==> flow/design.v <==
module s_mem(input logic [7:0] address, input logic clock, input logic [7:0] data,
             input logic wren, output logic [7:0] q);
    logic [7:0] mem [0:255];
    always_ff @(posedge clock) begin
        if (wren) begin
            mem[address] <= data;
            q <= data;
        end
        else q <= mem[address];
    end
endmodule
module init(input logic clk, input logic rst_n,
            input logic en, output logic rdy,
            output logic [7:0] addr, output logic [7:0] wrdata, output logic wren);
    logic high;
    logic [7:0] i;
    enum {WAIT,EXEC,DONE} state;
    always_ff @(posedge clk)begin
        if(rst_n == 0) begin
            state <= WAIT;
            high <= 0;
        end
        else unique case(state)
            WAIT:begin
                i <= 0;
                if(en) high <= 1;
                if(!en&& high)begin 
                    high <= 0;
                    state <= EXEC;
                end
            end
            EXEC:begin
                if(i<=255) begin
                    if(addr<255) state<= EXEC;
                    else state <= DONE;
                    i <= i+1;
                end
            end
            DONE:begin
                state <= WAIT;
                i<=0;
            end
        endcase 
    end
    always_comb begin
        wrdata = 0;
        addr = 0;
        rdy = 1;
        wren = 0;
        case(state)
            WAIT: begin
                wrdata = 0;
                addr = 0;
                if(!en&& high) rdy = 0;
                else rdy = 1;
                wren = 0;
            end
            EXEC:begin
                wrdata = i;
                addr = i;
                rdy = 0;
                if(en == 0)
                    wren = 1;
                else wren = 0;
            end
            DONE: begin
                wrdata = 0;
                addr = 0;
                rdy = 0;
                wren = 0;
            end
        endcase
    end
endmodule
module ksa(input logic clk, input logic rst_n,
           input logic en, output logic rdy,
           input logic [23:0] key,
           output logic [7:0] addr, input logic [7:0] rddata, output logic [7:0] wrdata, output logic wren);
    logic high;
    logic [7:0] i,j,si,sj,key0,key1,key2,temp_si;
    logic [3:0] what;
    enum {WAIT,RDSi,RDSj,WRSi,WRSj} state;
    always_ff @(posedge clk)begin
        if(rst_n == 0) begin
            state <= WAIT;
            high <= 0;
        end
        else unique case(state)
            WAIT:begin
                i <= 0;
                j <= 0;
                si <=0;
                sj <=0;
                if(en) high <= 1;
                if(!en && high)begin 
                    high <= 0;
                    state <= RDSi;
                end
            end
            RDSi:begin
                state <= RDSj;
            end
            RDSj:begin
                si <= rddata;
                case (i % 3)
                    0: j <= (j + temp_si + key[23:16]) % 256;  
                    1: j <= (j + temp_si + key[15:8]) % 256;   
                    2: j <= (j + temp_si + key[7:0]) % 256;   
                endcase
                state <= WRSj;
            end
            WRSj:begin 
                sj<=rddata;
                state <= WRSi;
            end
            WRSi:begin
                if(i<255) begin
                    state <= RDSi;
                    i <= i+1;
                end
                else state <= WAIT;
            end
        endcase 
    end
    always_comb begin
        temp_si = 0;
        wrdata = 0;
        addr = 0;
        rdy = 0;
        wren = 0;
        case(state)
            WAIT:begin
                wrdata = 0;
                addr = 0;
                rdy = 1;
                wren = 0;
            end
            RDSi:begin
                wrdata = 0;
                addr = i;
                rdy = 0;
                wren = 0;
            end
            RDSj:begin
                temp_si =rddata;
                wrdata = 0;
                case (i % 3)
                    0: addr = (j + temp_si + key[23:16]) % 256;  
                    1: addr = (j + temp_si + key[15:8]) % 256;   
                    2: addr = (j + temp_si + key[7:0]) % 256;   
                endcase
                rdy = 0;
                wren = 0;
            end
            WRSj:begin
                wrdata = si;
                addr = j;
                rdy = 0;
                wren = 1;
            end
            WRSi:begin
                wrdata = sj;
                addr = i;
                rdy = 0;
                wren = 1;
            end
        endcase
    end
endmodule
module prga(input logic clk, input logic rst_n,
            input logic en, output logic rdy,
            input logic [23:0] key,
            output logic [7:0] s_addr, input logic [7:0] s_rddata, output logic [7:0] s_wrdata, output logic s_wren,
            output logic [7:0] ct_addr, input logic [7:0] ct_rddata,
            output logic [7:0] pt_addr, input logic [7:0] pt_rddata, output logic [7:0] pt_wrdata, output logic pt_wren);
    logic high;
    logic [7:0] pad [255:0];
    logic [7:0] i,j,k,si,sj,msg_len,ctk,temp_si;
    logic [3:0] what;
    enum {WAIT,RDSi,RDSj,WRSi,WRSj,SETj,GETSj,MSG_LEN,GET_LEN,PADk,RDPADk, 
    PT_LEN,RDCTk, GETCTk, WRPTk} state;
    always_ff @(posedge clk)begin
        if(rst_n == 0) begin
            state <= WAIT;
            high <= 0;
        end
        else unique case(state)
            WAIT:begin
                i <= 0;
                j <= 0;
                k <= 1;
                si <=0;
                sj <=0;
                pad[i] <= 8'h0;
                if(en) high <= 1;
                if(!en && high)begin 
                    high <= 0;
                    state <= MSG_LEN;
                end
            end
            MSG_LEN:begin
                state <= GET_LEN;
            end
            GET_LEN:begin
                msg_len <= ct_rddata;
                state <=RDSi;
            end
            RDSi:begin
                if(msg_len != 0) begin 
                    i <= (i+1) % 256;
                end
                state <=SETj;
            end
            SETj:begin
                si <= s_rddata;
                j <= (j + temp_si) % 256; 
                state <= RDSj;
            end
            RDSj:begin
                state <= GETSj;
            end
            GETSj:begin
                sj<=s_rddata;
                state <= WRSj;
            end
            WRSj:begin 
                state <= WRSi;
            end
            WRSi:begin
                state <= RDPADk;
            end
            RDPADk:begin
                state <= PADk;
            end
            PADk:begin
                pad[k] <= s_rddata;
                if(k<msg_len) begin
                    state <= RDSi;
                    k <= k + 1;
                end
                else begin
                    state <= PT_LEN;
                    k<=1;
                end
            end
            PT_LEN:begin
               if(msg_len == 0) state <= WAIT;
               else state <= RDCTk;
            end
            RDCTk:begin
                state <= GETCTk;
            end
            GETCTk:begin
                ctk <= ct_rddata;
                state <= WRPTk;
            end
            WRPTk:begin
                if(k<msg_len) begin
                    state <= RDCTk;
                    k <= k + 1;
                end
                else state <= WAIT;
            end
        endcase 
    end
    always_comb begin
        s_wrdata = 8'b0;
        s_addr = 8'b0;
        s_wren = 1'b0;
        ct_addr = 8'b0;
        pt_wrdata = 8'b0;
        pt_addr = 8'b0;
        pt_wren = 1'b0;
        rdy = 1'b0;
        temp_si = 0;
        case(state)
            WAIT:begin
                s_wrdata = 0;
                s_addr = 0;
                rdy = 1;
                s_wren = 0;
            end
            MSG_LEN:begin
                ct_addr = i;
                rdy = 0;
            end
            GET_LEN:begin
                ct_addr = i;
                rdy = 0;
            end
            RDSi:begin
                s_wrdata = 0;
                s_addr = (i+1) % 256;
                rdy = 0;
                s_wren = 0;
            end
            SETj:begin
                temp_si = s_rddata;
                s_wrdata = 0;
                s_addr = i;
                rdy = 0;
                s_wren = 0;
            end
            RDSj:begin
                s_wrdata = 0;
                s_addr = j;
                rdy = 0;
                s_wren = 0;
            end
            GETSj:begin
                s_wrdata = 0;
                s_addr = j;
                rdy = 0;
                s_wren = 0;
            end
            WRSj:begin
                s_wrdata = si;
                s_addr = j;
                rdy = 0;
                s_wren = 1;
            end
            WRSi:begin
                s_wrdata = sj;
                s_addr = i;
                rdy = 0;
                s_wren = 1;
            end
            RDPADk:begin
                s_wrdata = 0;
                s_addr = (sj+si) % 256;
                rdy = 0;
                s_wren = 0;
            end
            PADk:begin
                s_wrdata = 0;
                s_addr = (sj+si) % 256;
                rdy = 0;
                s_wren = 0;
            end
            PT_LEN:begin
                pt_wrdata = msg_len;
                pt_addr = 0;
                rdy = 0;
                pt_wren = 1;
            end
            RDCTk:begin
                ct_addr = k;
                rdy = 0;
            end
            GETCTk:begin
                ct_addr = k;
                rdy = 0;
            end
            WRPTk:begin
                pt_wrdata = pad[k] ^ ctk; 
                pt_addr = k;
                rdy = 0;
                pt_wren = 1;
            end
        endcase
    end
endmodule
module arc4(input logic clk, input logic rst_n,
            input logic en, output logic rdy,
            input logic [23:0] key,
            output logic [7:0] ct_addr, input logic [7:0] ct_rddata,
            output logic [7:0] pt_addr, input logic [7:0] pt_rddata, output logic [7:0] pt_wrdata, output logic pt_wren);
    logic[7:0] ADDR,WRDATA,Q,ksaADDR,ksaWRDATA,initADDR,initWRDATA,
    prgaADDR,prgaWRDATA;
    logic WREN,ksaWREN,initWREN,initEN,ksaEN,ksaRDY,initRDY,
    prgaEN,prgaRDY,prgaWREN;
    logic high,startflag,initflag,ksaflag,prgaflag;
    enum {WAIT,EXEC,DONE} state;
    always_ff @(posedge clk)begin
        if(rst_n == 0) begin
            state <= WAIT;
            high <= 0; startflag <= 0; initflag <= 0; ksaflag <= 0; prgaflag <= 0;
            initEN <= 0; ksaEN <= 0; prgaEN <= 0;
        end
        else unique case(state)
            WAIT:begin
                if(en) high <= 1;
                if(!en&& high)begin 
                    high <= 0;
                    state <= EXEC;
                    startflag<=1;
                end
            end
            EXEC:begin
                if(startflag) begin 
                    initEN <= 1;
                    startflag <=0;
                end                   
                else initEN <= 0;
                if(!initRDY) initflag <= 1;
                if(initflag && initRDY) begin 
                    initflag <= 0;
                    ksaEN <=1;
                end
                else ksaEN <= 0;
                if(!ksaRDY) ksaflag <= 1;
                if(ksaflag && ksaRDY) begin 
                    ksaflag <= 0;
                    prgaEN <=1;
                end
                else prgaEN <= 0;
                if(!prgaRDY) prgaflag <= 1;
                if(prgaflag && prgaRDY) begin 
                    prgaflag <= 0;
                    state <= WAIT;
                end
                else state <= EXEC;
            end
        endcase 
    end
    always_comb begin
        case(state)
            WAIT: rdy = 1;
            EXEC: rdy = 0;
            default: rdy = 1;
        endcase
    end
    assign WREN = (initRDY & ksaRDY) ? prgaWREN:(initRDY ? ksaWREN : initWREN);
    assign ADDR = (initRDY & ksaRDY) ? prgaADDR:(initRDY ? ksaADDR : initADDR);
    assign WRDATA = (initRDY & ksaRDY) ? prgaWRDATA:(initRDY ? ksaWRDATA : initWRDATA);
    s_mem s(.address(ADDR), .clock(clk), .data(WRDATA), .wren(WREN), .q(Q));
    init i(.clk(clk), .rst_n(rst_n), .en(initEN), .rdy(initRDY),
        .addr(initADDR),.wrdata(initWRDATA),.wren(initWREN));
    ksa k(.clk(clk),.rst_n(rst_n),
        .en(ksaEN), .rdy(ksaRDY),
        .key(key), .addr(ksaADDR), .rddata(Q), .wrdata(ksaWRDATA), .wren(ksaWREN));
    prga p(.clk(clk), .rst_n(rst_n), .en(prgaEN), .rdy(prgaRDY),.key(key),.s_addr(prgaADDR),.s_rddata(Q),
    .s_wrdata(prgaWRDATA),.s_wren(prgaWREN),.ct_addr(ct_addr), .ct_rddata(ct_rddata), .pt_addr(pt_addr), .pt_rddata(pt_rddata), 
    .pt_wrdata(pt_wrdata), .pt_wren(pt_wren));
endmodule
==> flow/run.sh <==
#!/bin/bash
# the make line also repeats each setting of config.mk as NAME=value (left out here)
make -C /OpenROAD-flow-scripts/flow DESIGN_CONFIG=/design/flow/config.mk WORK_HOME=/design/flow/orfs CLKGATE_MAP_FILE= finish
==> flow/config.mk <==
export PLATFORM = sky130hd
export DESIGN_NAME = arc4
export DESIGN_NICKNAME = arc4
export VERILOG_FILES = /design/flow/design.v
export SDC_FILE = /design/flow/constraint.sdc
export NUM_CORES = 4
export LEC_CHECK = 0
export ABC_AREA = 0
export CAP_MARGIN = 20
export CORE_MARGIN = 2
export CORE_UTILIZATION = 71
export PLACE_DENSITY_LB_ADDON = 0.0
export SETUP_SLACK_MARGIN = -0.4
export SLEW_MARGIN = 20
==> flow/constraint.sdc <==
create_clock -name core_clock -period 6.17 [get_ports {clk}]
set_input_delay 1.2340 -clock core_clock [delete_from_list [all_inputs] [get_ports {clk}]]
set_output_delay 1.2340 -clock core_clock [all_outputs]
set_load 0.01 [all_outputs]
==> writeup.txt, run 1 <==
The flow ran to the end, but the layout failed its checks. The run did not pass the layout checks because of negative setup slack. 69 I/O pins were placed. For the worst setup path, the data arrival time is 8.59 ns. The run gives 85 for the number of warning messages in the logs. The most critical hold endpoint after final layout shows a slack of 0.461 ns. Final number of setup-violating endpoints: 2067.

In this run, power in flip-flops and latches comes to 31.4 mW. The stat command in Yosys gives a chip area of 169000 sq um. The run gives 27 as the initial antenna violation count. Final total power: 57.5 mW.

With the post-synthesis instance area at 169000 sq um, the period utilization is 128%. The power report attributes to the combinational group a share of 2.0%. The run gives 0 as the count of max-cap constraint violations. The warning tally printed by Yosys for this design is 5. The tools report the count of H-tree levels built during CTS as 5.

The worst register-to-register path begins at k.i[7]. The synthesized netlist handed to floorplanning was reported with a cell count of 7595. With the peak supply drop at 0.000309 V, the detailed placement HPWL is 259 mm. The die width works out to 491 um. Setup repair after global routing could not meet its margin everywhere. The CTS buffer count is 409, and the slew at the pin closest to its max-slew limit is 1.37 ns.

The detailed-router iteration count before antenna repair came out at 6. The critical path is of the reg2reg type. The run gives 0.374% for the xor-xnor portion of the synthesized cell area.

The count of buffer and inverter cells on the critical path came out at 8. The initial utilization of the core area, before any placement, comes to 71.5%. For this sky-water flow run, the detailed-routed wirelength per cell is reported as 40.2 um. The startpoint identified for the worst hold timing path is p.state[4]. By area the synthesized netlist is led by sky130_fd_sc_hd__edfxtp_1 75%, sky130_fd_sc_hd__mux4_2 18%, sky130_fd_sc_hd__nor2_1 0.71%, sky130_fd_sc_hd__nor3_1 0.69%, sky130_fd_sc_hd__clkbuf_1 0.64%.

The fraction of synthesized cell area taken by the top area cell type was 74.7%; the count of unresolved DRC violations after routing was 0. The timing report shows the most common cell along the critical path to be sky130_fd_sc_hd__a21o_1. Between clock sinks in the finished design, the worst skew comes to 0.0801 ns. For reference, compound AND-OR and OR-AND cells occupy 1.28% of the area reported after synthesis. The power group with the highest consumption is sequential cells. For the remaining global-route overflow, the log shows 0. The worst hold-check path type was reg2reg. With the final critical-path required period at 7.92 ns, the reported combinational group power is 1.13 mW. The post-synthesis cell type with the largest instance count is sky130_fd_sc_hd__edfxtp_1.

Clock network power share: 43.4%. Walking the critical path from launch to capture passes 40 cell instances. The power report puts the net switching power at 11.7 mW. Counting flops with a built-in enable in the synthesized netlist gives 4192.

The number of cells in the finished layout apart from fillers came out at 12000. The run gives 24.9 mW for the reported clock group power. The total length of routed wires was 482 mm; the via count of the first global-routing pass was 90700. The chip occupies 241000 sq um. Adding up every negative setup slack in the final design gives -3293.14 ns. The worst setup path is launched from a flip-flop. The maximum number of pins on one net before global-route repair was 257; the multiplexer share of the synthesized area was 18.3%.

The cell total in the yosys stat output is 7595, and the instance count along the most critical hold path is 1. The logs give 0 for the number of buffers inserted by hold repair at cts and 686 mm for the first-pass GRT wire length. The run gives 0.06 ns for the clock-pin transition on the worst setup and hold timing paths.

The capture point of the worst path is s.mem[200][6]. For the internal power, the log shows 45.8 mW. STA classifies the critical path endpoint as a flip-flop. Per the log, the first TritonRoute iteration ended with a DRC count of 14500. The cell family contributing the most delay on the critical path is AND-OR/OR-AND gates.

With the required arrival time at the worst endpoint at 6.85 ns, the number of nets in the layout is 8592. Clock latency on the worst-skew pair, taken at its later pin, is 1.03 ns. In this run, distinct cell masters in the synthesized netlist total 92.

The script extracted a total leakage power of 57.7 nW. Measured against its own limit, the worst slew margin works out to 8.50%. According to the timing report, the critical path is launched from k.i[7]. CTS reports a maximum clock tree buffer depth of 4. Summing the areas of all fa, ha and maj instances in the mapped netlist gives 0.502% of the synthesized area. Endpoints failing hold in the final report were tallied at 0.

Including well taps, the total number of placed cells is 11200. Per the post-route antenna check, the number of violating nets is 0. Per the OpenROAD floorplan log, the area of the core is 236000 sq um. The dominant kind of combinational cell was multiplexers.

Measured along the y axis, the die boundary spans 491 um. The tools report the final estimated routing congestion in global placement as 0.941. For this run, the leading register cell type out of synthesis is sky130_fd_sc_hd__edfxtp_1. The synthesis run shows the most used standard cells to be 4192 x sky130_fd_sc_hd__edfxtp_1, 1356 x sky130_fd_sc_hd__mux4_2, 319 x sky130_fd_sc_hd__nor2_1. The tools report the clock net sink count as 4244. Synthesis inferred 4244 register bits. The post-synthesis area per instance came out at 22.2 sq um. The total number of vias is 91000, and the number of standard-cell rows in the floorplan is 178. TritonCTS built the clock tree. The biggest area contributor in the post-synthesis netlist is sky130_fd_sc_hd__edfxtp_1. Of the synthesized area, sequential elements account for 75.3%. The run gives 60 for the port buffer count. Max-slew check failures listed in the final report amount to 0. The master of the slowest instance on the critical path was sky130_fd_sc_hd__edfxtp_1. The capture endpoint of the worst hold path is p.state[6]. The tools report the total routing resource utilization after global routing as 40.4%. The tree is rooted in a sky130_fd_sc_hd__clkbuf_16. The cell-mix breakdown from Yosys lists the simple-gate area share as 2.95%. The worst reg2reg path endpoint was s.mem[200][6]. The proportion of register bits with asynchronous set or reset after synthesis was 0%. Among all stages on the critical path, the maximum delay recorded is 0.39 ns. Net switching is 20.4% of the power. Along the worst path, the maximum fanout reaches 13. The depth of the worst register-to-register path was 40; the via count normalized by instance count was 7.60.

Relative contribution of sequential cells to total power: 54.6%. The worst setup slack after layout is -1.75 ns. The run gives 7702 as the net count after synthesis. Dividing total power by cell area gives a power density of 296 nW/um^2. In this run the layout overhead on the synthesized area is reported as 15.2%. For this run, the top clock speed supported by timing is 0.126 GHz. The reg-to-reg setup timing slack came out at -1.75 ns. At the placement stage, the worst setup path has a slack of -2.53 ns.
## cell type report
class	instances	area [sq um]
clock inverter	215	2060
antenna	18	45.0
multi-input combinational	2827	40800
inverter	49	185
clock buffer	511	10800
fill	9647	41500
tap	3150	3940
timing repair buffer	954	9390
sequential	4244	127000
## layer usage
layer | vias up | routed length [um] | track usage [%] | share of wire, %
met5 | - | 220 | 0.0992 | 0.046
met1 | 47000 | 157000 | 54.2 | 33
met2 | 8421 | 237000 | 64.1 | 49
met4 | 34 | 33500 | 22.3 | 7.0
met3 | 1604 | 54100 | 7.63 | 11
li1 | 33900 | - | - | -
## through the flow
stage	util (%)	area, sq um
2_1_floorplan	-	169000
3_3_place_gp	76.1	179000
3_5_place_dp	76.1	179000
4_1_cts	82.1	193000
5_1_grt	82.4	194000
6_report	82.4	194000
## repair_timing
item / CTS / global route
buffers inserted: 43 / 16
endpoints found under the setup margin: 2067 / 2067
hold endpoints to repair: 0 / 0
pin swaps: 51 / 29
cloned: 1 / 1
resized: 166 / 79
==> inputs of run 2 (changes only) <==
Settings changed: ABC_AREA 0 to not set, CELL_PAD_IN_SITES_DETAIL_PLACEMENT set to 0, CORE_UTILIZATION 71 to 36, GPL_ROUTABILITY_DRIVEN set to 0, PLACE_DENSITY_LB_ADDON 0.0 to 0.04, SETUP_SLACK_MARGIN -0.4 to -0.6.
Clock period 6.17 ns to 6.16 ns, I/O delays scaled along.
==> run 2 against run 1 <==
Still fails the layout checks on negative setup slack. Critical path depth shrank 1. Global-route usage shrank 20 points. Clock skew shrank 0.031 ns. Hold slack lost 0.014 ns. Flip-flop count is the same. Final cell count grew 27%. Combinational power is essentially flat. Via count shrank 10%. Maximum frequency shrank 5.6%. First-iteration DRC count shrank 48%. Clock-buffer cell count grew 50.
==> writeup.txt, run 2 <==
The reg-to-reg setup timing slack was -2.23 ns (was -1.75 ns); the number of DRC markers in iteration 0 was 7591 (was 14500). The tools report the type of origin of the critical path as a flip-flop (unchanged). The worst hold-check path type was reg2reg (unchanged). The run gives -4257.95 ns (was -3293.14 ns) as the final sum of negative setup slack. The run gives 74.7% (unchanged) for the fraction of synthesized cell area taken by the top area cell type. The tools report the worst-case headroom to the max-slew limit as 25.7% (was 8.50%).

The endpoint arrival time on the critical path was 9.09 ns (was 8.59 ns); the post-synthesis chip area from yosys was 169000 sq um (unchanged). The clock network power share was 46.0% (was 43.4%). Share of synthesized cell area in and-or and or-and compound cells: 1.28% (unchanged). The dominant kind of combinational cell was multiplexers (unchanged).

For the worst-case clock skew, the log shows 0.0489 ns (was 0.0801 ns). The number of nets in the layout came out at 8627 (was 8592). The run gives 7 (was 8) for the count of buffer and inverter cells on the critical path. The capture endpoint of the worst hold path was i.state[0] (was p.state[6]).

Top post-synthesis cells by count: 4192 x sky130_fd_sc_hd__edfxtp_1, 1356 x sky130_fd_sc_hd__mux4_2, 319 x sky130_fd_sc_hd__nor2_1 (unchanged). The period utilization came out at 136% (was 128%). For the number of pins with negative max-slew slack in the final report, the log shows 0 (unchanged).

Post-synthesis area per instance: 22.2 sq um (unchanged). The tools report the buffer type at the clock tree root as sky130_fd_sc_hd__clkbuf_16 (unchanged). The logs give 75.3% (unchanged) for the fraction of the yosys area taken by sequential cells and 40300 (was 9647) for the filler cell count.

With the remaining global-route overflow at 0 (unchanged), the highest net fanout along the worst path is 27 (was 13). The area share of fa/ha/maj cells after synthesis is 0.502% (unchanged), and the register bit count reported by yosys is 4244 (unchanged). The via count normalized by instance count is 5.40 (was 7.60).

Beginning of the critical path: k.i[7] (unchanged). The power density over the cells is 301 nW/um^2 (was 296 nW/um^2), and the via count of the first global-routing pass is 84500 (was 90700). For the number of distinct standard cells referenced by the synthesized netlist, the log shows 92 (unchanged).

Placed cell count: 14200 (was 11200). The maximum number of pins on one net before global-route repair came out at 129 (was 257). The proportion of register bits with asynchronous set or reset after synthesis is 0% (unchanged). The peak per-stage delay on the critical path is 0.51 ns (was 0.39 ns). With the required arrival time at the worst endpoint at 6.86 ns (was 6.85 ns), the number of standard-cell rows in the floorplan is 251 (was 178). The tools report the worst reg2reg path endpoint as s.mem[125][4] (was s.mem[200][6]). The switching share of power is 20.6% (was 20.4%). The tools report the post-synthesis instance area as 169000 sq um (unchanged).

The instance tally after logic synthesis was 7595 (unchanged). The power group with the highest consumption is sequential cells (unchanged). The xor-xnor portion of the synthesized cell area was 0.374% (unchanged); the area occupied by multi-input gates was 40900 sq um (was 40800 sq um). Leading post-synthesis cells by cell area: sky130_fd_sc_hd__edfxtp_1 75%, sky130_fd_sc_hd__mux4_2 18%, sky130_fd_sc_hd__nor2_1 0.71%, sky130_fd_sc_hd__nor3_1 0.69%, sky130_fd_sc_hd__clkbuf_1 0.64% (unchanged).

With the die footprint at 474000 sq um (was 241000 sq um), the slew at the pin closest to its max-slew limit is 1.11 ns (was 1.37 ns). The number of synthesized flops with an enable pin came out at 4192 (unchanged). The tools report the number of hold-slack violations in the final timing report as 0 (unchanged). The master of the slowest instance on the critical path was sky130_fd_sc_hd__or4bb_1 (was sky130_fd_sc_hd__edfxtp_1). The logs give 4 (unchanged) for the worst-case clock buffer depth and 0 (unchanged) for the count of max-cap constraint violations. The run gives 1.13 mW (about the same) as the reported combinational group power.

The worst hold margin came out at 0.447 ns (was 0.461 ns). TritonCTS built the clock tree. The share of the core filled by cells before placement is 36.1% (was 71.5%), and the cell total in the yosys stat output is 7595 (unchanged). The I/O pin total is 69 (unchanged), and the initial antenna violation count is 25 (was 27). Cell family contributing the most delay on the critical path: AND-OR/OR-AND gates (unchanged).

The final number of setup-violating endpoints is 2070 (was 2067). The clock-pin transition on the worst setup and hold timing paths came out at 0.06 ns (about the same). The port buffer count is 60 (unchanged). The combinational power share was 1.9% (was 2.0%); the height of the chip was 688 um (was 491 um). The tools report the net switching power of the design as 12.4 mW (was 11.7 mW). The total length of routed wires was 497 mm (was 482 mm).

Die width: 688 um (was 491 um). The run gives 52.2% (was 54.6%) for the relative contribution of sequential cells to total power. The tools report the category of the worst setup path capture point as a flip-flop (unchanged). The logs give -2.92 ns (was -2.53 ns) for the placement-stage worst setup slack and 15100 (was 12000) for the number of cells in the finished layout apart from fillers. With the CTS buffer count at 463 (was 409), the internal power is 47.9 mW (was 45.8 mW). The power attributed to sequential cells is 31.5 mW (was 31.4 mW). Detailed placement HPWL: 323 mm (was 259 mm).

The count of unresolved DRC violations after routing is 0 (unchanged), and the peak supply drop is 0.000248 V (was 0.000309 V). The logs give -2.23 ns (was -1.75 ns) for the worst setup slack after layout and 127000 sq um (unchanged) for the register area. The tools report the count of H-tree levels built during CTS as 5 (unchanged).

The number of warning messages in the logs was 54 (was 85); the clock net sink count was 4244 (unchanged). First-pass GRT wire length: 693 mm (was 686 mm). The run gives 1.03 ns (about the same) for the clock latency on the worst-skew pair.

The layout overhead on the synthesized area is 18.8% (was 15.2%). The post-synthesis cell type with the largest instance count is sky130_fd_sc_hd__edfxtp_1 (unchanged). The tools report the final total power as 60.3 mW (was 57.5 mW). The capture point of the worst path is s.mem[125][4] (was s.mem[200][6]). Reported clock group power: 27.7 mW (was 24.9 mW). The critical path class was reg2reg (unchanged). With the detailed-router iteration count before antenna repair at 5 (was 6), the post-detailed-route count of antenna-violating nets is 0 (unchanged). The depth of the worst register-to-register path was 39 (was 40); the net count after synthesis was 7702 (unchanged).

The total routing resource utilization after global routing was 20.8% (was 40.4%). Top cell type by total area after synthesis: sky130_fd_sc_hd__edfxtp_1 (unchanged). The number of buffers inserted by hold repair at cts came out at 0 (unchanged). Highest clock frequency the design can meet: 0.119 GHz (was 0.126 GHz).

The final critical-path required period was 8.39 ns (was 7.92 ns); the total number of vias was 81800 (was 91000). With the area of the core at 467000 sq um (was 236000 sq um), the area fraction in and, or, nand and nor cells after synthesis is 2.95% (unchanged). The multiplexer share of the synthesized area was 18.3% (unchanged).

Setup repair after global routing could not meet its margin everywhere. The reported leakage power was 59.1 nW (was 57.7 nW). Hold path startpoint: i.state[1] (was p.state[4]).

Layout violations: negative setup slack (unchanged). The instance count along the most critical hold path came out at 1 (unchanged). Count of yosys warnings during synthesis: 5 (unchanged).

The top flip-flop cell by instance count after synthesis was sky130_fd_sc_hd__edfxtp_1 (unchanged). The depth of the critical timing path with buffers and inverters included is 39 (was 40). The run finished, with violations left. The average wire per cell in the routed design came out at 32.8 um (was 40.2 um).

The worst flop-to-flop path startpoint was k.i[7] (unchanged).
-- run 2: timing repair --
action	CTS	global route
setup endpoints to repair	2066	2070
gates resized	181	36
pin swaps	26	14
setup buffers	11	11
gates cloned	0	1
-- run 2: routing by layer --
| layer | global-route usage [%] | vias up | routed length, um |
|---|---|---|---|
| met3 | 2.51 | 559 | 21400 |
| li1 | - | 34100 | - |
| met1 | 28.9 | 44900 | 216000 |
| met2 | 34.9 | 2205 | 248000 |
| met5 | 0 | - | 0 |
| met4 | 4.89 | 0 | 12300 |
-- run 2: area by class of cell --
| type | instances | share of cell area (%) |
|---|---|---|
| Multi-Input combinational cell | 2827 | 20.4 |
| Sequential cell | 4244 | 63.4 |
| Clock buffer | 561 | 6.04 |
| Timing Repair Buffer | 935 | 4.61 |
| Tap cell | 6198 | 3.88 |
| Clock inverter | 298 | 1.49 |
| Inverter | 49 | 0.0925 |
| Antenna cell | 29 | 0.0363 |
-- run 2: through the flow --
step | utilization, % | instance area, sq um
after global routing | 42.9 | 200000
final | 42.9 | 200000
after CTS | 42.8 | 200000
after floorplan | - | 169000
after global placement | 39.3 | 184000
after detailed placement | 39.3 | 184000
==> inputs of run 3 (changes only) <==
Settings changed: CAP_MARGIN 20 to 15, CELL_PAD_IN_SITES_GLOBAL_PLACEMENT set to 0, CORE_ASPECT_RATIO set to 0.86, CORE_UTILIZATION 36 to 72, CTS_CLUSTER_DIAMETER set to 370, CTS_CLUSTER_SIZE set to 15, GPL_ROUTABILITY_DRIVEN 0 to 1, MAX_ROUTING_LAYER set to met5, MIN_ROUTING_LAYER set to met1, PLACE_DENSITY_LB_ADDON 0.04 to 0.05, SETUP_SLACK_MARGIN -0.6 to 0.33.
Clock period 6.16 ns to 6.01 ns, I/O delays scaled along.
==> run 3 against run 2 <==
The layout still fails its checks (negative setup slack). Core utilization rose by 41 points. Power down 10%. Critical path depth fell by 2.
==> writeup.txt, run 3 <==
The reported leakage power came out at 58.3 nW (was 59.1 nW). The number of warning messages in the logs came out at 110 (was 54). The type of origin of the critical path was a flip-flop (unchanged). Leading post-synthesis cells by cell area: sky130_fd_sc_hd__edfxtp_1 75%, sky130_fd_sc_hd__mux4_2 18%, sky130_fd_sc_hd__nor2_1 0.71%, sky130_fd_sc_hd__nor3_1 0.69%, sky130_fd_sc_hd__clkbuf_1 0.64% (unchanged).

The depth of the worst register-to-register path is 37 (was 39). The post-synthesis area per instance was 22.2 sq um (unchanged); the number of nets in the layout was 8602 (was 8627). With the total non-filler cell area in the finished layout at 195000 sq um (was 200000 sq um), the number of cells in the finished layout apart from fillers is 11700 (was 15100).

With the combinational power share at 2.3% (was 1.9%), the required arrival time at the worst endpoint is 6.64 ns (was 6.86 ns). The capture endpoint of the worst hold path is i.state[0] (unchanged). For the count of H-tree levels built during CTS, the log shows 5 (unchanged). With the placement-stage worst setup slack at -1.90 ns (was -2.92 ns), the clock-pin transition on the worst setup and hold timing paths is 0.08 ns (was 0.06 ns). TritonCTS built the clock tree. The run finished, with violations left.

Per the gpl log, the routability congestion estimate is 0.907. The beginning of the critical path is k.i[6] (was k.i[7]). For the post-detailed-route count of antenna-violating nets, the log shows 0 (unchanged). Master of the slowest instance on the critical path: sky130_fd_sc_hd__or4bb_1 (unchanged). For the internal power, the log shows 42.6 mW (was 47.9 mW).

The number of synthesized flops with an enable pin works out to 4192 (unchanged). The highest clock frequency the design can meet came out at 0.122 GHz (was 0.119 GHz). For the area of the core, the log shows 232000 sq um (was 467000 sq um).

With the final number of setup-violating endpoints at 2070 (unchanged), the post-synthesis chip area from yosys is 169000 sq um (unchanged). The area share of fa/ha/maj cells after synthesis works out to 0.502% (unchanged). The post-synthesis cell type with the largest instance count is sky130_fd_sc_hd__edfxtp_1 (unchanged). The xor-xnor portion of the synthesized cell area is 0.374% (unchanged), and the period utilization is 136% (about the same). The net count after synthesis is 7702 (unchanged). Worst-case clock skew: 0.0714 ns (was 0.0489 ns). The final critical-path required period was 8.19 ns (was 8.39 ns); the multiplexer share of the synthesized area was 18.3% (unchanged). Worst-case clock buffer depth: 4 (unchanged). The run gives 32.2 mW (was 31.5 mW) as the power attributed to sequential cells. The layout overhead on the synthesized area was 15.7% (was 18.8%); the fraction of synthesized cell area taken by the top area cell type was 74.7% (unchanged).

The depth of the critical timing path with buffers and inverters included came out at 37 (was 39). Setup repair after global routing could not meet its margin everywhere. The height of the chip is 453 um (was 688 um), and the reported combinational group power is 1.22 mW (was 1.13 mW). The logs give 164 (was 251) for the number of standard-cell rows in the floorplan and 75.3% (unchanged) for the fraction of the yosys area taken by sequential cells.

The count of buffer and inverter cells on the critical path came out at 6 (was 7). The tools report the first-pass GRT wire length as 752 mm (was 693 mm). The port buffer count is 60 (unchanged). Buffer type at the clock tree root: sky130_fd_sc_hd__clkbuf_16 (unchanged).

The share of the core filled by cells before placement was 72.5% (was 36.1%). The logs give 7595 (unchanged) for the cell total in the yosys stat output and 12 (was 5) for the detailed-router iteration count before antenna repair. The tools report the count of unresolved DRC violations after routing as 0 (unchanged). For the die footprint, the log shows 238000 sq um (was 474000 sq um).

I/O pin total: 69 (unchanged). The tools report the category of the worst setup path capture point as a flip-flop (unchanged). The total cell area at the placement stage was 185000 sq um (was 184000 sq um). The area fraction in and, or, nand and nor cells after synthesis came out at 2.95% (unchanged).

The relative contribution of sequential cells to total power is 59.5% (was 52.2%). The tools report the worst flop-to-flop path startpoint as k.i[6] (was k.i[7]). With the endpoint arrival time on the critical path at 8.81 ns (was 9.09 ns), the CTS buffer count is 324 (was 463).

Cell family contributing the most delay on the critical path: AND-OR/OR-AND gates (unchanged). The instance tally after logic synthesis came out at 7595 (unchanged). Top flip-flop cell by instance count after synthesis: sky130_fd_sc_hd__edfxtp_1 (unchanged). The highest net fanout along the worst path was 8 (was 27); the net switching power of the design was 11.5 mW (was 12.4 mW). The share of synthesized cell area in and-or and or-and compound cells came out at 1.28% (unchanged). The run gives 0 (unchanged) for the number of hold-slack violations in the final timing report. The proportion of register bits with asynchronous set or reset after synthesis works out to 0% (unchanged). The worst reg2reg path endpoint was s.mem[92][5] (was s.mem[125][4]).

The number of distinct standard cells referenced by the synthesized netlist was 92 (unchanged); the count of yosys warnings during synthesis was 5 (unchanged). The run gives 20700 (was 7591) for the number of DRC markers in iteration 0. The reg-to-reg setup timing slack was -2.18 ns (was -2.23 ns); the via count normalized by instance count was 8.44 (was 5.40). Power density over the cells: 277 nW/um^2 (was 301 nW/um^2). The maximum number of pins on one net before global-route repair was 257 (was 129); the clock network power share was 38.2% (was 46.0%). Layout violations: negative setup slack (unchanged).

The register bit count reported by yosys came out at 4244 (unchanged). Power group with the highest consumption: sequential cells (unchanged). The capture point of the worst path is s.mem[92][5] (was s.mem[125][4]). The run gives 0 (unchanged) as the remaining global-route overflow.

Total routing resource utilization after global routing: 46.1% (was 20.8%). The peak supply drop was 0.000353 V (was 0.000248 V); the instance count along the most critical hold path was 1 (unchanged). For the total number of vias, the log shows 98500 (was 81800). The average wire per cell in the routed design is 48.5 um (was 32.8 um). The slew at the pin closest to its max-slew limit came out at 1.29 ns (was 1.11 ns). The total length of routed wires was 566 mm (was 497 mm); the peak per-stage delay on the critical path was 0.53 ns (was 0.51 ns). The worst hold margin came out at 0.453 ns (was 0.447 ns). The run gives 526 um (was 688 um) for the die width. The hold path startpoint was i.state[1] (unchanged). Worst-case headroom to the max-slew limit: 13.7% (was 25.7%). For the placed cell count, the log shows 11200 (was 14200).

The run gives -2.18 ns (was -2.23 ns) as the worst setup slack after layout. For the via count of the first global-routing pass, the log shows 93600 (was 84500). By instance count, the cell type seen most on the critical path is sky130_fd_sc_hd__buf_4. The run gives 280 mm (was 323 mm) as the detailed placement HPWL. The switching share of power is 21.3% (was 20.6%). The number of pins with negative max-slew slack in the final report was 0 (unchanged); the clock latency on the worst-skew pair was 0.95 ns (was 1.03 ns). The worst hold-check path type is reg2reg (unchanged). The dominant kind of combinational cell was multiplexers (unchanged).

The critical path class is reg2reg (unchanged). With the post-synthesis instance area at 169000 sq um (unchanged), the reported clock group power is 20.7 mW (was 27.7 mW). The top cell type by total area after synthesis is sky130_fd_sc_hd__edfxtp_1 (unchanged). The initial antenna violation count came out at 62 (was 25). The clock net sink count was 4244 (unchanged); the count of max-cap constraint violations was 0 (unchanged). Top post-synthesis cells by count: 4192 x sky130_fd_sc_hd__edfxtp_1, 1356 x sky130_fd_sc_hd__mux4_2, 319 x sky130_fd_sc_hd__nor2_1 (unchanged).
-- run 3: layer usage --
metal  track usage, %  up-vias  wire (um)
li1                 -    33700          -
met2             69.3    12600     257000
met1             61.5    49000     167000
met3             16.3     3038      95400
met5                0        -        656
met4             23.0       62      45900
-- run 3: timing repair --
action | in CTS | in global routing
hold buffers | 0 | 0
buffers inserted | 40 | 13
resized | 65 | 64
setup endpoints to repair | 2072 | 2072
cloned | 8 | 6
pin swaps | 71 | 51
-- run 3: stage by stage --
| stage | total power [mW] | TNS, ns | utilization (%) |
|---|---|---|---|
| 2_1_floorplan | 33.5 | -5647.35 | - |
| 3_3_place_gp | 33.9 | -3443.64 | 79.4 |
| 3_5_place_dp | 34.0 | -3569.09 | 79.4 |
| 4_1_cts | 53.3 | -3470.73 | 83.5 |
| 5_1_grt | 54.6 | -4375.16 | 83.8 |
| 6_report | 54.1 | -3975.62 | 83.9 |
-- run 3: final cells by class --
type	count	area, sq um
clock inverter	8	92.6
fill	8888	37500
tap	3071	3840
multi-input combinational	2827	43000
clock buffer	372	8500
inverter	49	185
timing repair buffer	1049	12300
antenna	46	115
sequential	4244	127000
==> inputs of run 4 (changes only) <==
Settings changed: CAP_MARGIN 15 to 25, CELL_PAD_IN_SITES_DETAIL_PLACEMENT 0 to not set, CELL_PAD_IN_SITES_GLOBAL_PLACEMENT 0 to 2, CORE_ASPECT_RATIO 0.86 to 0.68, CORE_UTILIZATION 72 to 40, CTS_CLUSTER_DIAMETER 370 to not set, CTS_CLUSTER_SIZE 15 to 68, GPL_ROUTABILITY_DRIVEN 1 to 0, GPL_TIMING_DRIVEN set to 0, HOLD_SLACK_MARGIN set to -0.02, MAX_ROUTING_LAYER met5 to met4, MIN_ROUTING_LAYER met1 to met2, PLACE_DENSITY_LB_ADDON 0.05 to 0.28, SETUP_SLACK_MARGIN 0.33 to 1.01, TNS_END_PERCENT set to 85.
Clock period 6.01 ns to 17.5 ns, I/O delays scaled along.
==> run 4 against run 3 <==
Worst setup slack improved by 6.5 ns. Now clean on timing, DRC and antenna. First-iteration DRC count increased by 10%. Clock-buffer cell count increased by 131.
==> writeup.txt, run 4 <==
The flow ran to the end and the layout has no timing, DRC or antenna violations. The number of setup buffers added after CTS was 0 (was 40); the total number of vias was 110000 (was 98500). Leading post-synthesis cells by cell area: sky130_fd_sc_hd__edfxtp_1 75%, sky130_fd_sc_hd__mux4_2 18%, sky130_fd_sc_hd__nor2_1 0.71%, sky130_fd_sc_hd__nor3_1 0.69%, sky130_fd_sc_hd__clkbuf_1 0.64% (unchanged). The average wire per cell in the routed design came out at 37.3 um (was 48.5 um). The count of buffer and inverter cells on the critical path came out at 8 (was 6). The tools report the count of max-cap constraint violations as 0 (unchanged). The master of the slowest instance on the critical path is sky130_fd_sc_hd__nand2_1 (was sky130_fd_sc_hd__or4bb_1).

The reg-to-reg setup timing slack came out at 4.33 ns (was -2.18 ns). The register area was 127000 sq um (about the same). TritonCTS built the clock tree.

The post-synthesis instance area was 169000 sq um (unchanged); the first-pass GRT wire length was 742 mm (was 752 mm). The run gives 427000 sq um (was 238000 sq um) for the die footprint. The instance tally after logic synthesis was 7595 (unchanged); the count of H-tree levels built during CTS was 5 (unchanged).

Post-synthesis cell type with the largest instance count: sky130_fd_sc_hd__edfxtp_1 (unchanged). Total length of routed wires: 539 mm (was 566 mm). Setup repair after global routing left no endpoint under its margin. The highest clock frequency the design can meet was 0.0759 GHz (was 0.122 GHz). The filler cell count was 34200 (was 8888); the number of warning messages in the logs was 36 (was 110).

Critical path class: reg2reg (unchanged). The power attributed to sequential cells was 11.1 mW (was 32.2 mW). Top cell type by total area after synthesis: sky130_fd_sc_hd__edfxtp_1 (unchanged). The area occupied by multi-input gates is 40900 sq um (was 43000 sq um). The run gives 13.81 ns (was 8.81 ns) for the endpoint arrival time on the critical path. The run gives 16.7% (was 15.7%) for the layout overhead on the synthesized area.

The initial antenna violation count is 5 (was 62). The tools report the post-synthesis chip area from yosys as 169000 sq um (unchanged). For the internal power, the log shows 16.2 mW (was 42.6 mW). The number of nets in the layout came out at 8536 (was 8602).

Depth of the critical timing path with buffers and inverters included: 34 (was 37). The power group with the highest consumption is sequential cells (unchanged). Depth of the worst register-to-register path: 34 (was 37). The area share of fa/ha/maj cells after synthesis is 0.502% (unchanged), and the fraction of synthesized cell area taken by the top area cell type is 74.7% (unchanged). The highest net fanout along the worst path was 10 (was 8). Top flip-flop cell by instance count after synthesis: sky130_fd_sc_hd__edfxtp_1 (unchanged). The count of unresolved DRC violations after routing came out at 0 (unchanged).

The tools report the final number of setup-violating endpoints as 0 (was 2070). The share of synthesized cell area in and-or and or-and compound cells works out to 1.28% (unchanged). Area fraction in and, or, nand and nor cells after synthesis: 2.95% (unchanged). The run gives 5 (unchanged) for the count of yosys warnings during synthesis. The tools report the number of buffers inserted by hold repair at cts as 0 (unchanged).

The switching share of power works out to 21.5% (was 21.3%). The number of pins with negative max-slew slack in the final report is 0 (unchanged). The number of standard-cell rows in the floorplan was 196 (was 164); the port buffer count was 59 (was 60). Number of cells upsized or downsized after cts: 0 (was 65). With the via count normalized by instance count at 7.60 (was 8.44), the clock network power share is 44.5% (was 38.2%). The proportion of register bits with asynchronous set or reset after synthesis was 0% (unchanged); the register bit count reported by yosys was 4244 (unchanged).

For the via count of the first global-routing pass, the log shows 125000 (was 93600). The reported clock group power is 9.20 mW (was 20.7 mW). Type of origin of the critical path: a flip-flop (unchanged).

The clock latency on the worst-skew pair came out at 1.14 ns (was 0.95 ns). The run gives 0 (unchanged) as the number of hold-slack violations in the final timing report. The net count after synthesis was 7702 (unchanged); the worst-case clock skew was 0.165 ns (was 0.0714 ns). The area of the core was 419000 sq um (was 232000 sq um). Top post-synthesis cells by count: 4192 x sky130_fd_sc_hd__edfxtp_1, 1356 x sky130_fd_sc_hd__mux4_2, 319 x sky130_fd_sc_hd__nor2_1 (unchanged). The relative contribution of sequential cells to total power is 53.5% (was 59.5%). The total cell area at the placement stage came out at 182000 sq um (was 185000 sq um).

The post-synthesis area per instance came out at 22.2 sq um (unchanged). Cell family contributing the most delay on the critical path: AND-OR/OR-AND gates (unchanged). Height of the chip: 539 um (was 453 um). The combinational power share is 2.0% (was 2.3%), and the peak supply drop is 0.0000854 V (was 0.000353 V). The final critical-path required period was 13.17 ns (was 8.19 ns).

The run gives 5.55 ns (was -1.90 ns) for the placement-stage worst setup slack. The clock net sink count is 4244 (unchanged), and the number of distinct standard cells referenced by the synthesized netlist is 92 (unchanged). The share of the core filled by cells before placement is 40.2% (was 72.5%), and the reported leakage power is 56.3 nW (was 58.3 nW). Capture endpoint of the worst hold path: p.state[11] (was i.state[0]). The CTS buffer count was 416 (was 324). The detailed placement HPWL was 362 mm (was 280 mm).

The capture point of the worst path is s.mem[138][4] (was s.mem[92][5]). The xor-xnor portion of the synthesized cell area works out to 0.374% (unchanged). The run gives 7595 (unchanged) for the cell total in the yosys stat output. The I/O pin total came out at 69 (unchanged). Category of the worst setup path capture point: a flip-flop (unchanged). The run gives 197000 sq um (was 195000 sq um) as the total non-filler cell area in the finished layout. Peak per-stage delay on the critical path: 1.02 ns (was 0.53 ns).

The worst flop-to-flop path startpoint was k.i[6] (unchanged). The die width came out at 791 um (was 526 um). The clock-pin transition on the worst setup and hold timing paths came out at 0.07 ns (was 0.08 ns). The worst-case clock buffer depth came out at 4 (unchanged).

The run gives 4.44 mW (was 11.5 mW) for the net switching power of the design. Multiplexer share of the synthesized area: 18.3% (unchanged). Worst reg2reg path endpoint: s.mem[138][4] (was s.mem[92][5]).

The power density over the cells works out to 105 nW/um^2 (was 277 nW/um^2). The required arrival time at the worst endpoint was 18.13 ns (was 6.64 ns). The slew at the pin closest to its max-slew limit was 1.33 ns (was 1.29 ns); the instance count along the most critical hold path was 1 (unchanged). The beginning of the critical path was k.i[6] (unchanged). The tools report the detailed-router iteration count before antenna repair as 10 (was 12). The worst-case headroom to the max-slew limit was 11.1% (was 13.7%); the remaining global-route overflow was 0 (unchanged). The worst hold margin came out at 0.408 ns (was 0.453 ns). The run gives 38.5% (was 46.1%) as the total routing resource utilization after global routing. The maximum number of pins on one net before global-route repair was 73 (was 257); the number of DRC markers in iteration 0 was 22800 (was 20700).

For the reported combinational group power, the log shows 0.414 mW. Worst hold-check path type: reg2reg (unchanged). The worst setup slack after layout is 4.33 ns (was -2.18 ns). The number of synthesized flops with an enable pin is 4192 (unchanged). The run gives 0 (unchanged) for the post-detailed-route count of antenna-violating nets.

The buffer type at the clock tree root was sky130_fd_sc_hd__clkbuf_16 (unchanged). The period utilization works out to 75.3% (was 136%). The dominant kind of combinational cell was multiplexers (unchanged). The fraction of the yosys area taken by sequential cells came out at 75.3% (unchanged).

The hold path startpoint is p.state[3] (was i.state[1]).
run 4: per-layer routing:
layer / GRT usage (%) / share of wire, % / vias to the layer above
li1: - / - / 33800
met1: - / 0 / 35700
met2: 39.1 / 44 / 36700
met3: 56.9 / 49 / 3432
met4: 7.09 / 7.1 / 0
met5: - / 0 / -
run 4: final cells by class:
cell class,count,share of cell area [%]
tap,5544,3.53
clock inverter,251,1.24
clock buffer,503,5.55
antenna,114,0.145
multi-input combinational,2827,20.8
inverter,49,0.0942
timing repair buffer,416,2.98
buffer,475,1.14
sequential,4244,64.5
run 4: stage by stage:
| step | TNS [ns] | cells | util (%) | power (mW) |
|---|---|---|---|---|
| detailed placement | 0 | 13500 | 43.5 | 11.7 |
| global route | 0 | 14300 | 46.8 | 21.0 |
| global placement | -3942.39 | 13200 | 42.0 | 11.7 |
| CTS | 0 | 14300 | 46.7 | 20.5 |
| finish | 0 | 14400 | 46.9 | 20.7 |
| floorplan | 0 | 7595 | - | 11.5 |
==> inputs of run 5 (changes only) <==
Settings changed: CAP_MARGIN 25 to 35, CELL_PAD_IN_SITES_DETAIL_PLACEMENT set to 0, CELL_PAD_IN_SITES_GLOBAL_PLACEMENT 2 to 1, CORE_ASPECT_RATIO 0.68 to 0.67, CORE_MARGIN 2 to 5, CORE_UTILIZATION 40 to 68, CTS_CLUSTER_DIAMETER set to 370, CTS_CLUSTER_SIZE 68 to 14, GPL_ROUTABILITY_DRIVEN 0 to 1, GPL_TIMING_DRIVEN 0 to not set, HOLD_SLACK_MARGIN -0.02 to not set, MAX_ROUTING_LAYER met4 to met5, MIN_ROUTING_LAYER met2 to met1, PLACE_DENSITY_LB_ADDON 0.28 to not set, SETUP_SLACK_MARGIN 1.01 to not set, TNS_END_PERCENT 85 to not set.
Clock period 17.5 ns to 6.49 ns, I/O delays scaled along.
==> run 5 against run 4 <==
The layout now fails its checks (negative setup slack). Sequential share of layout area rose by 1.7 points. Clock power rose by 100%. Critical endpoint is now s.mem[15][4]. Global-route usage fell by 3.7 points. Hold slack improved by 0.035 ns. Largest power group unchanged. Via count fell by 20%. Worst setup slack got worse by 5.8 ns. Flip-flop count did not move. Critical path depth rose by 8. Critical path type unchanged. Synthesized area did not move. Clock-buffer cell count fell by 89.
==> writeup.txt, run 5 <==
Worst-case clock buffer depth: 4 (unchanged). The run gives 345 (was 416) for the CTS buffer count. The internal power is 39.9 mW (was 16.2 mW).

The tools report the number of distinct standard cells referenced by the synthesized netlist as 92 (unchanged). The run gives 41100 sq um (was 40900 sq um) for the area occupied by multi-input gates. The tools report the area of the core as 246000 sq um (was 419000 sq um). The number of warning messages in the logs was 87 (was 36); the routing usage on met3 was 13.5% (was 56.9%). The net count after synthesis was 7702 (unchanged). The run gives 149 (was 196) as the number of standard-cell rows in the floorplan.

The run gives 2.95% (unchanged) for the area fraction in and, or, nand and nor cells after synthesis. The fraction of the yosys area taken by sequential cells is 75.3% (unchanged). The reg-to-reg setup timing slack came out at -1.52 ns (was 4.33 ns).

The slew at the pin closest to its max-slew limit works out to 1.21 ns (was 1.33 ns). The post-synthesis area per instance was 22.2 sq um (unchanged); the count of H-tree levels built during CTS was 5 (unchanged). With the height of the chip at 417 um (was 539 um), the fraction of synthesized cell area taken by the top area cell type is 74.7% (unchanged). The tools report the worst-case clock skew as 0.0641 ns (was 0.165 ns). The layout overhead on the synthesized area was 13.8% (was 16.7%).

The die width works out to 618 um (was 791 um). Power group with the highest consumption: sequential cells (unchanged). Met2 track demand over resource in global routing: 45.8% (was 39.1%).

The category of the worst setup path capture point was a flip-flop (unchanged). The period utilization was 123% (was 75.3%). The top cell type by total area after synthesis was sky130_fd_sc_hd__edfxtp_1 (unchanged). With the maximum number of pins on one net before global-route repair at 181 (was 73), the met1 layer usage reported by global route is 57.0% (was 0%). The run gives 2.2% (was 2.0%) as the combinational power share. For the final sum of negative setup slack, the log shows -2715.64 ns (was 0 ns).

The reported combinational group power was 1.08 mW (was 0.414 mW); the multiplexer share of the synthesized area was 18.3% (unchanged). The run gives 21 (was 5) as the initial antenna violation count. The run gives 0 (unchanged) as the number of buffers inserted by hold repair at cts. The peak-usage layer in the global routing report is met1 (was met3).

The number of DRC markers in iteration 0 is 14400 (was 22800), and the filler cell count is 12400 (was 34200). The register bit count reported by yosys is 4244 (unchanged). The count of buffer and inverter cells on the critical path was 24 (was 8); the via count of the first global-routing pass was 84200 (was 125000). The master of the slowest instance on the critical path is sky130_fd_sc_hd__a221oi_2 (was sky130_fd_sc_hd__nand2_1).

The average wire per cell in the routed design came out at 37.3 um (about the same). The dominant cell type by count on the critical path is sky130_fd_sc_hd__buf_4. The type of origin of the critical path is a flip-flop (unchanged). The net switching power of the design is 9.75 mW (was 4.44 mW), and the required arrival time at the worst endpoint is 7.05 ns (was 18.13 ns). Total cell area at the placement stage: 179000 sq um (was 182000 sq um). The number of synthesized flops with an enable pin is 4192 (unchanged), and the power attributed to sequential cells is 29.8 mW (was 11.1 mW).

The logs give 4244 (unchanged) for the clock net sink count and 169000 sq um (unchanged) for the post-synthesis instance area. The worst reg2reg path endpoint is s.mem[15][4] (was s.mem[138][4]). The total length of routed wires came out at 444 mm (was 539 mm). Count of max-cap constraint violations: 0 (unchanged). The run gives 7595 (unchanged) as the instance tally after logic synthesis. The register area was 127000 sq um (about the same); the worst hold margin was 0.443 ns (was 0.408 ns). The total number of vias is 87200 (was 110000), and the reported leakage power is 56.2 nW (was 56.3 nW). Worst hold-check path type: reg2reg (unchanged). The top flip-flop cell by instance count after synthesis is sky130_fd_sc_hd__edfxtp_1 (unchanged). The run gives 7.33 (was 7.60) for the via count normalized by instance count. The cell total in the yosys stat output is 7595 (unchanged), and the number of nets in the layout is 8598 (was 8536). Count of yosys warnings during synthesis: 5 (unchanged).

The power density over the cells was 259 nW/um^2 (was 105 nW/um^2); the first-pass GRT wire length was 634 mm (was 742 mm). The peak per-stage delay on the critical path was 0.51 ns (was 1.02 ns); the placement-stage worst setup slack was -2.14 ns (was 5.55 ns). The tools report the peak supply drop as 0.000309 V (was 0.0000854 V). Capture point of the worst path: s.mem[15][4] (was s.mem[138][4]). With the endpoint arrival time on the critical path at 8.57 ns (was 13.81 ns), the relative contribution of sequential cells to total power is 60.1% (was 53.5%). Setup repair after global routing could not meet its margin everywhere. The run gives 19.5% (was 11.1%) for the worst-case headroom to the max-slew limit. TritonCTS built the clock tree. The critical path class is reg2reg (unchanged). The run finished, with violations left. Total routing resource utilization after global routing: 34.8% (was 38.5%).

The hold path startpoint is i.state[1] (was p.state[3]). Clock latency on the worst-skew pair: 0.91 ns (was 1.14 ns). The post-detailed-route count of antenna-violating nets is 0 (unchanged). With the instance count along the most critical hold path at 1 (unchanged), the final estimated routing congestion in global placement is 0.910. The switching share of power was 19.6% (was 21.5%); the post-synthesis chip area from yosys was 169000 sq um (unchanged).

Area share of fa/ha/maj cells after synthesis: 0.502% (unchanged). The I/O pin total came out at 69 (unchanged). Number of pins with negative max-slew slack in the final report: 0 (unchanged). Buffer type at the clock tree root: sky130_fd_sc_hd__clkbuf_16 (unchanged).

With the clock-pin transition on the worst setup and hold timing paths at 0.07 ns (about the same), the clock network power share is 37.8% (was 44.5%). Worst flop-to-flop path startpoint: k.i[7] (was k.i[6]). Highest clock frequency the design can meet: 0.125 GHz (was 0.0759 GHz). With the remaining global-route overflow at 0 (unchanged), the final critical-path required period is 8.01 ns (was 13.17 ns). The port buffer count is 60 (was 59), and the detailed placement HPWL is 277 mm (was 362 mm).

The tools report the beginning of the critical path as k.i[7] (was k.i[6]). The share of synthesized cell area in and-or and or-and compound cells was 1.28% (unchanged); the total non-filler cell area in the finished layout was 192000 sq um (was 197000 sq um). The checks that failed were negative setup slack.

The capture endpoint of the worst hold path was i.state[0] (was p.state[11]). The dominant kind of combinational cell is multiplexers (unchanged). The run gives 68.4% (was 40.2%) as the share of the core filled by cells before placement. With the count of unresolved DRC violations after routing at 0 (unchanged), the detailed-router iteration count before antenna repair is 7 (was 10). The run gives 18.8 mW (was 9.20 mW) for the reported clock group power.

With the final number of setup-violating endpoints at 2063 (was 0), the number of hold-slack violations in the final timing report is 0 (unchanged). Xor-xnor portion of the synthesized cell area: 0.374% (unchanged). Post-synthesis cell type with the largest instance count: sky130_fd_sc_hd__edfxtp_1 (unchanged). The cell family contributing the most delay on the critical path was buffers and inverters (was AND-OR/OR-AND gates).

The worst setup slack after layout is -1.52 ns (was 4.33 ns), and the proportion of register bits with asynchronous set or reset after synthesis is 0% (unchanged). The die footprint was 258000 sq um (was 427000 sq um). The depth of the critical timing path with buffers and inverters included works out to 42 (was 34). The highest net fanout along the worst path works out to 8 (was 10).

Top post-synthesis cells by count: 4192 x sky130_fd_sc_hd__edfxtp_1, 1356 x sky130_fd_sc_hd__mux4_2, 319 x sky130_fd_sc_hd__nor2_1 (unchanged). The run gives 42 (was 34) for the depth of the worst register-to-register path. Leading post-synthesis cells by cell area: sky130_fd_sc_hd__edfxtp_1 75%, sky130_fd_sc_hd__mux4_2 18%, sky130_fd_sc_hd__nor2_1 0.71%, sky130_fd_sc_hd__nor3_1 0.69%, sky130_fd_sc_hd__clkbuf_1 0.64% (unchanged).
run 5: layout make-up:
type / instances / area share [%]
diodes: 3 / 0.00392
clock buffers: 414 / 4.69
clock inverters: 16 / 0.108
inverters: 49 / 0.0966
multi-input cells: 2827 / 21.4
flip-flops and latches: 4244 / 66.2
well taps: 3322 / 2.17
repair buffers: 1024 / 5.30
run 5: repair_timing:
item,CTS,global route
setup buffers,63,16
pin swaps,60,32
cloned,10,2
endpoints found under the setup margin,2068,2076
gates resized,272,123
run 5: layer usage:
metal | vias to the layer above | wire length, um
li1 | 33700 | -
met5 | - | 96
met4 | 14 | 9420
met1 | 45900 | 174000
met2 | 7032 | 186000
met3 | 599 | 74600
run 5: stage by stage:
step	util, %	instances	total power [mW]
final	77.9	11900	49.7
after global routing	77.9	11900	51.0
after CTS	77.5	11900	49.8
after detailed placement	72.8	11400	31.4
after global placement	72.6	11300	31.4
after floorplan	-	7595	31.0
==> inputs of run 6 (changes only) <==
Settings changed: CORE_MARGIN 5 to 2, CORE_UTILIZATION 68 to 72, SETUP_SLACK_MARGIN set to 1.57.
==> run 6 against run 5 <==
The run now fails in clock tree synthesis (4_1_cts). Synthesized area unchanged. Synthesized cell count unchanged. Die size down 7.8%.
==> writeup.txt, run 6 <==
The xor-xnor portion of the synthesized cell area works out to 0.374% (unchanged). For the cell total in the yosys stat output, the log shows 7595 (unchanged). The run gives 233000 sq um (was 246000 sq um) as the area of the core.

The fraction of the yosys area taken by sequential cells is 75.3% (unchanged), and the post-synthesis area per instance is 22.2 sq um (unchanged). The logs give 72.3% (was 68.4%) for the share of the core filled by cells before placement and 7702 (unchanged) for the net count after synthesis. The post-synthesis cell type with the largest instance count was sky130_fd_sc_hd__edfxtp_1 (unchanged). The run gives 0.916 (was 0.910) for the final estimated routing congestion in global placement. The height of the chip was 400 um (was 417 um); the number of synthesized flops with an enable pin was 4192 (unchanged). The area share of fa/ha/maj cells after synthesis is 0.502% (unchanged).

Die width: 595 um (was 618 um). The run gives 238000 sq um (was 258000 sq um) as the die footprint. The number of standard-cell rows in the floorplan came out at 145 (was 149).

The flow did not finish. The register bit count reported by yosys came out at 4244 (unchanged). The I/O pin total came out at 69 (unchanged). The top cell type by total area after synthesis was sky130_fd_sc_hd__edfxtp_1 (unchanged). Top post-synthesis cells by count: 4192 x sky130_fd_sc_hd__edfxtp_1, 1356 x sky130_fd_sc_hd__mux4_2, 319 x sky130_fd_sc_hd__nor2_1 (unchanged).

Area fraction in and, or, nand and nor cells after synthesis: 2.95% (unchanged). The tools report the number of distinct standard cells referenced by the synthesized netlist as 92 (unchanged). Leading post-synthesis cells by cell area: sky130_fd_sc_hd__edfxtp_1 75%, sky130_fd_sc_hd__mux4_2 18%, sky130_fd_sc_hd__nor2_1 0.71%, sky130_fd_sc_hd__nor3_1 0.69%, sky130_fd_sc_hd__clkbuf_1 0.64% (unchanged).

The dominant kind of combinational cell was multiplexers (unchanged). The run gives 74.7% (unchanged) for the fraction of synthesized cell area taken by the top area cell type. The tools report the count of yosys warnings during synthesis as 5 (unchanged). The run gives 1.28% (unchanged) for the share of synthesized cell area in and-or and or-and compound cells.

The total cell area at the placement stage was 184000 sq um (was 179000 sq um). The instance tally after logic synthesis is 7595 (unchanged), and the post-synthesis instance area is 169000 sq um (unchanged). The first error in the log reads "[ERROR DPL-0033] detailed placement checks failed during check placement".

The top flip-flop cell by instance count after synthesis was sky130_fd_sc_hd__edfxtp_1 (unchanged). For the detailed placement HPWL, the log shows 287 mm (was 277 mm). Stage at which the flow ended: clock tree synthesis (4_1_cts). The multiplexer share of the synthesized area is 18.3% (unchanged). The proportion of register bits with asynchronous set or reset after synthesis was 0% (unchanged).

The port buffer count was 60 (unchanged). Post-synthesis chip area from yosys: 169000 sq um (unchanged).
[run 6: metrics by stage]
step	TNS, ns	setup WS, ns	instances	power (mW)
3_5_place_dp	-2698.51	-1.50	11000	31.4
3_3_place_gp	-2499.69	-1.37	11000	31.4
2_1_floorplan	-3589.00	-1.38	7595	31.0
==> inputs of run 7 (changes only) <==
Settings changed: CAP_MARGIN 35 to 20, CELL_PAD_IN_SITES_DETAIL_PLACEMENT 0 to not set, CELL_PAD_IN_SITES_GLOBAL_PLACEMENT 1 to not set, CORE_ASPECT_RATIO 0.67 to not set, CORE_UTILIZATION 72 to 23, CTS_CLUSTER_DIAMETER 370 to not set, CTS_CLUSTER_SIZE 14 to not set, GPL_ROUTABILITY_DRIVEN 1 to not set, MAX_ROUTING_LAYER met5 to not set, MIN_ROUTING_LAYER met1 to not set, PLACE_DENSITY set to 0.5, SETUP_SLACK_MARGIN 1.57 to not set.
Clock period 6.49 ns to 13.9 ns, I/O delays scaled along.
==> run 7 against run 6 <==
The run now finishes clean. Synthesized cell count is the same. Die size increased to 3.1 times the previous value. Synthesized area unchanged.
==> writeup.txt, run 7 <==
The flow ran to the end and the layout has no timing, DRC or antenna violations. The average wire per cell in the routed design came out at 24.5 um. The tool warning count for the run is 71.

Clock net sink count: 4244. With the CTS buffer count at 421, the number of setup buffers added after CTS is 0. Looking at the max-slew report, the worst-margin pin has a slew of 1.25 ns. The dominant power group in this design is sequential cells. The initial antenna violation count was 36; the highest net fanout along the worst path was 41. The port buffer count is 60 (unchanged). The die width came out at 860 um (was 595 um).

The tools report the beginning of the critical path as k.i[6]. TritonCTS built the clock tree. The flow reports that the clock network draws 44.1% of the design power.

Master of the slowest instance on the critical path: sky130_fd_sc_hd__nor4_2. With the final sum of negative setup slack at 0 ns, the worst-case clock skew is 0.112 ns. The registers of the reported paths see a clock transition of 0.06 ns.

The post-synthesis cell type with the largest instance count was sky130_fd_sc_hd__edfxtp_1 (unchanged). The count of buffer and inverter cells on the critical path was 4. The count of unresolved DRC violations after routing was 0. For the worst-skew pair, the clock arrives at the later sink with an insertion delay of 1.03 ns. For the sequential group, total power comes out at 13.9 mW. The instance count along the most critical hold path was 1; the number of pins with negative max-slew slack in the final report was 0.

The area of the core was 731000 sq um (was 233000 sq um); the share of synthesized cell area in and-or and or-and compound cells was 1.28% (unchanged). The I/O pin total was 69 (unchanged); the number of nets in the layout was 7949. Cell total in the yosys stat output: 7595 (unchanged).

Final total power: 25.7 mW. Leading post-synthesis cells by cell area: sky130_fd_sc_hd__edfxtp_1 75%, sky130_fd_sc_hd__mux4_2 18%, sky130_fd_sc_hd__nor2_1 0.71%, sky130_fd_sc_hd__nor3_1 0.69%, sky130_fd_sc_hd__clkbuf_1 0.64% (unchanged). STA classifies the critical path endpoint as a flip-flop. With the total number of vias at 79700, the multiplexer share of the synthesized area is 18.3% (unchanged). The tools report the via count of the first global-routing pass as 81700. Top flip-flop cell by instance count after synthesis: sky130_fd_sc_hd__edfxtp_1 (unchanged). The post-synthesis chip area from yosys came out at 169000 sq um (unchanged). The depth of the critical timing path with buffers and inverters included works out to 36.

Summed over all combinational cells, the power is 0.407 mW. The area fraction in and, or, nand and nor cells after synthesis is 2.95% (unchanged), and the worst-case headroom to the max-slew limit is 16.3%. The run gives 314 (was 145) for the number of standard-cell rows in the floorplan. The buffer type at the clock tree root was sky130_fd_sc_hd__clkbuf_16. The area share of fa/ha/maj cells after synthesis is 0.502% (unchanged).

The number of DRC markers in iteration 0 was 8875; the fraction of the yosys area taken by sequential cells was 75.3% (unchanged). Highest clock frequency the design can meet: 0.0848 GHz. Registers are responsible for 54.3% of the overall power.

Entering global routing, the biggest net connects 213 pins. For the detailed placement HPWL, the log shows 267 mm (was 287 mm). The post-synthesis area per instance was 22.2 sq um (unchanged); the net count after synthesis was 7702 (unchanged). The count of cells in the finished layout, fillers not included, comes to 17800.

In the post-route analysis, the smallest setup slack over all paths is 2.11 ns. Final estimated routing congestion in global placement: 0.795 (was 0.916). The critical path class is reg2reg. The xor-xnor portion of the synthesized cell area works out to 0.374% (unchanged). The worst-case reg-to-reg setup slack stands at 2.11 ns. The final critical-path required period is 11.79 ns, and the number of buffers inserted by hold repair at cts is 0.

Per STA, the highest per-stage delay on the worst path measures 0.92 ns. In this run the VDD rail shows a maximum IR drop of 0.000112 V. Per the OpenROAD power report, leakage power amounts to 53.8 nW. Top post-synthesis cells by count: 4192 x sky130_fd_sc_hd__edfxtp_1, 1356 x sky130_fd_sc_hd__mux4_2, 319 x sky130_fd_sc_hd__nor2_1 (unchanged).

Layout overhead on the synthesized area: 16.4%. The tightest min-delay check is of the reg2reg type. The run gives 36 for the depth of the worst register-to-register path. The first global-routing pass estimated 619 mm of wire.

STA lists the startpoint of the worst register-to-register path as k.i[6]. The count of yosys warnings during synthesis came out at 5 (unchanged). Cell family contributing the most delay on the critical path: AND-OR/OR-AND gates. Total length of routed wires: 438 mm. Setup repair after global routing left no endpoint under its margin. The net switching power of the design is 5.20 mW. The die footprint came out at 739000 sq um (was 238000 sq um).

At the worst endpoint, the arrival time is 12.38 ns. The post-synthesis instance area came out at 169000 sq um (unchanged). The fraction of synthesized cell area taken by the top area cell type came out at 74.7% (unchanged). The number of synthesized flops with an enable pin was 4192 (unchanged). Per the CTS log, the buffer count on the longest clock path is 4. Share of the core filled by cells before placement: 23.1% (was 72.3%). Looking at the reg2reg group, the worst path ends at s.mem[43][2].

The dominant cell type by count on the critical path is sky130_fd_sc_hd__ha_1. Of the total power, combinational logic draws 1.6%. With the reported clock group power at 11.3 mW, the final number of setup-violating endpoints is 0. The height of the chip is 860 um (was 400 um), and the count of max-cap constraint violations is 0. The remaining global-route overflow was 0; the required arrival time at the worst endpoint was 14.49 ns. Of the total power, the share spent switching nets is 20.3%.

For the count of H-tree levels built during CTS, the log shows 5. The via count normalized by instance count is 4.47. The dominant kind of combinational cell is multiplexers (unchanged). For the instance tally after logic synthesis, the log shows 7595 (unchanged). The top cell type by total area after synthesis is sky130_fd_sc_hd__edfxtp_1 (unchanged). The hold path startpoint was i.state[1]. The type of origin of the critical path is a flip-flop. For this design the ratio of total power to cell area is 131 nW/um^2. The number of cells upsized or downsized after cts is 0. The tools report the capture point of the worst path as s.mem[43][2]. The capture endpoint of the worst hold path was i.state[0].

The first detailed-routing pass ran for 6 iterations. The count of nets left with antenna violations once routing finished came out at 0. The run gives 4244 (unchanged) for the register bit count reported by yosys. Dividing the final minimum period by the clock period gives 84.8%. The final hold violation count recorded for this run is 0. The power report lists cell-internal power as 20.5 mW. The number of distinct standard cells referenced by the synthesized netlist was 92 (unchanged). The logs give 17100 (was 11000) for the placed cell count and 1.99 ns (was -1.50 ns) for the placement-stage worst setup slack. The total routing resource utilization after global routing is 11.4%. The proportion of register bits with asynchronous set or reset after synthesis came out at 0% (unchanged).
run 7: stage by stage:
step | hold WS, ns | util, % | area, sq um
global placement | 0.417 | 24.8 | 182000
floorplan | 0.407 | - | 169000
CTS | 0.460 | 26.7 | 195000
finish | 0.453 | 26.8 | 196000
detailed placement | 0.443 | 24.9 | 182000
global route | 0.464 | 26.8 | 196000
run 7: final cells by class:
class,instances,area (sq um)
flip-flops and latches,4244,127000
diodes,8,20.0
clock inverters,276,2760
clock buffers,500,10900
repair buffers,299,2810
multi-input cells,2827,40400
inverters,49,185
well taps,9638,12100
fillers,71800,535000
run 7: per-layer routing:
layer,track usage (%),wire length (um)
met2,19.5,219000
met5,0,44
met4,2.62,10300
met3,1.70,26200
met1,15.3,183000
Power and IR drop assume default switching activity.
